Setup of willow:
Design IExecute, start of the top module:
module IExecute #(
   parameter N_BITS = 32,
   parameter N_BITS_REG = 5,
   parameter N_OPCODE = 6
)
(  input i_clk, i_reset,
   input  i_exec_mode,
   input  i_step,
   input [1:0] i_aluOP,  
   input i_aluSrc,
   input [N_BITS-1:0] i_datoLeido1,  
   input [N_BITS-1:0] i_datoLeido2,
   input [N_BITS-1:0] i_datoExtSigno,
   input [N_BITS-1:0] i_instruccion,  
   input [N_BITS_REG-1:0] i_rt_id,  
   input [N_BITS_REG-1:0] i_rd_id,  
   input [N_BITS_REG-1:0] i_rt_OR_rd,  
   input [N_BITS_REG-1:0] i_rd_EX_MEM,  
   input [N_BITS_REG-1:0] i_rd_MEM_WB,  
   input [N_BITS_REG-1:0] i_rs_id,      
   input [N_BITS-1:0] i_wbData,
   input [N_BITS-1:0] i_memData,
   input i_memToReg,
   input i_regWrite_EX_MEM,
   input i_regWrite_MEM_WB,
   input [1:0] i_branch,
   input i_memWrite,
   input [1:0]i_memRead,
   input i_regWrite,
   input i_halt,
   output reg [N_BITS-1:0] o_instruccion,
   output reg  o_ceroSignal,
   output reg  [N_BITS-1:0] o_aluResult,
   output reg [N_BITS-1:0] o_datoLeido2,
   output reg [N_BITS_REG-1:0] o_rd_data,  
   output reg [N_BITS_REG-1:0] o_rt_OR_rd,
   output reg o_memToReg,
   output reg [1:0] o_branch,
   output reg o_memWrite,
   output reg o_memRead,
   output reg o_regWrite,
   output reg o_halt
);
clock: 6.15 ns
lec_check: 0
cap_margin: 20
core_margin: 2
core_utilization: 58
slew_margin: 20
run.sh (not shown) runs the stock make flow with config.mk's settings and CLKGATE_MAP_FILE=.
willow: DPL-0038 in clock tree synthesis (4_1_cts) -> run aborted
## Diff of input files: yarrow against willow
Settings: a change of CORE_UTILIZATION from 58 to 40; a change of the clock period (ns, I/O delays scaled along) from 6.15 to 10.8.
==> results <==
- Having completed the whole flow, yarrow delivered a layout that passed the timing, DRC and antenna checks.
- Re area after synthesis: no difference whatsoever between willow and yarrow.
- Going from willow to yarrow, die size shows an increase of about 44%, number of distinct library cells after synthesis shows no meaningful change.
Relative to yarrow, the following input files were edited for delta:
Settings: putting CTS_CLUSTER_SIZE at 56 where nothing was set; putting TNS_END_PERCENT at 30 where nothing was set; putting HOLD_SLACK_MARGIN at -0.09 where nothing was set; swapping 2 for 6 in CORE_MARGIN; putting GPL_TIMING_DRIVEN at 0 where nothing was set; putting CELL_PAD_IN_SITES_GLOBAL_PLACEMENT at 3 where nothing was set; swapping 20 for 30 in SLEW_MARGIN; putting MAX_ROUTING_LAYER at met4 where nothing was set; putting CORE_ASPECT_RATIO at 0.78 where nothing was set; putting CTS_CLUSTER_DIAMETER at 353 where nothing was set; swapping 10.8 for 19.1 in the clock period (ns, I/O delays scaled along).
--- outcome ---
- Flow for delta halted at global placement (3_3_place_gp), error code GPL-0301.
- Taking yarrow as the reference point, the number of core rows of delta falls by about 12%.
- [compare] base=yarrow new=delta: number of I/O pins flat, initial cell density of the core grew by 0.30 points.
- Compared with yarrow, delta shows die size higher by 7.3%.
- The floorplan die width reported for delta is greater than that of yarrow by 37 um.
- Comparing yarrow against delta, there is no change at all in sequential share of the synthesized area.
## Diff of input files: amber against delta
Settings: CELL_PAD_IN_SITES_DETAIL_PLACEMENT: unset -> 0; MAX_ROUTING_LAYER: met4 -> unset; SLEW_MARGIN: 30 -> 20; CORE_MARGIN: 6 -> 2; CTS_CLUSTER_SIZE: 56 -> 62; TNS_END_PERCENT: 30 -> unset; CORE_ASPECT_RATIO: 0.78 -> 0.93; HOLD_SLACK_MARGIN: -0.09 -> unset; CTS_CLUSTER_DIAMETER: 353 -> unset; CAP_MARGIN: 20 -> 15; MIN_ROUTING_LAYER: unset -> met2; CORE_UTILIZATION: 40 -> 26; ABC_AREA: unset -> 0; GPL_ROUTABILITY_DRIVEN: unset -> 0; the clock period (ns, I/O delays scaled along): 19.1 -> 6.38.
## What came out
Not one of delta and amber finished clean.
The log for amber ends in global routing (5_1_grt) with error GRT-0116, so the run never completed.
The die area reported for amber is greater than that of delta by 42%.
From delta to amber the numbers moved as follows: simple logic cell fraction of the synthesized area stayed essentially flat, yosys-reported design area after synthesis stayed essentially flat, core region area rose by 27,000 sq um.
Setup changes, amber to garnet
Settings: CTS_CLUSTER_DIAMETER: unset -> 226; GPL_TIMING_DRIVEN: 0 -> unset; CAP_MARGIN: 15 -> 20; CELL_PAD_IN_SITES_DETAIL_PLACEMENT: 0 -> unset; CTS_CLUSTER_SIZE: 62 -> 100; TNS_END_PERCENT: unset -> 15; CORE_UTILIZATION: 26 -> 40; CORE_ASPECT_RATIO: 0.93 -> unset; MIN_ROUTING_LAYER: met2 -> unset; CELL_PAD_IN_SITES_GLOBAL_PLACEMENT: 3 -> unset; ABC_AREA: 0 -> unset; GPL_ROUTABILITY_DRIVEN: 0 -> unset; the clock period (ns, I/O delays scaled along): 6.38 -> 12.0.
==> results <==
From amber to garnet, net count after synthesis did not move at all.
Between garnet and amber, the count of mapped cells out of synthesis does not differ in any meaningful way.
Relative to amber, the die outline height of garnet is lower by 44 um.
Comparing amber with garnet, the number of CTS-inserted buffers came out essentially unchanged.
garnet reports a lower width of the die than amber does.
Diff amber -> garnet: die size decreased about 35%, chip area from the yosys synthesis statistics about even, worst-case setup slack after placement went up by 5770 ps, quantity of I/O buffers inserted on ports higher.
garnet: flow completed, timing, DRC and antenna clean
[inputs] cedar vs garnet
Settings: changing CORE_UTILIZATION from 40 to 72; changing CTS_CLUSTER_SIZE from 100 to 98; removing CTS_CLUSTER_DIAMETER (formerly 226); changing TNS_END_PERCENT from 15 to 40; setting PLACE_DENSITY to 0.36 for the first time; changing the clock period (ns, I/O delays scaled along) from 12.0 to 5.23.
==> results <==
cedar never completed; the flow aborted with a tool error in detailed placement (3_5_place_dp). | die outline height | cedar vs garnet | 25% lower |. Compared with garnet, cedar shows floorplan die area that has gone down by more than a quarter. cedar ends up with a area of the core that is 22,000 sq um lower than in garnet.
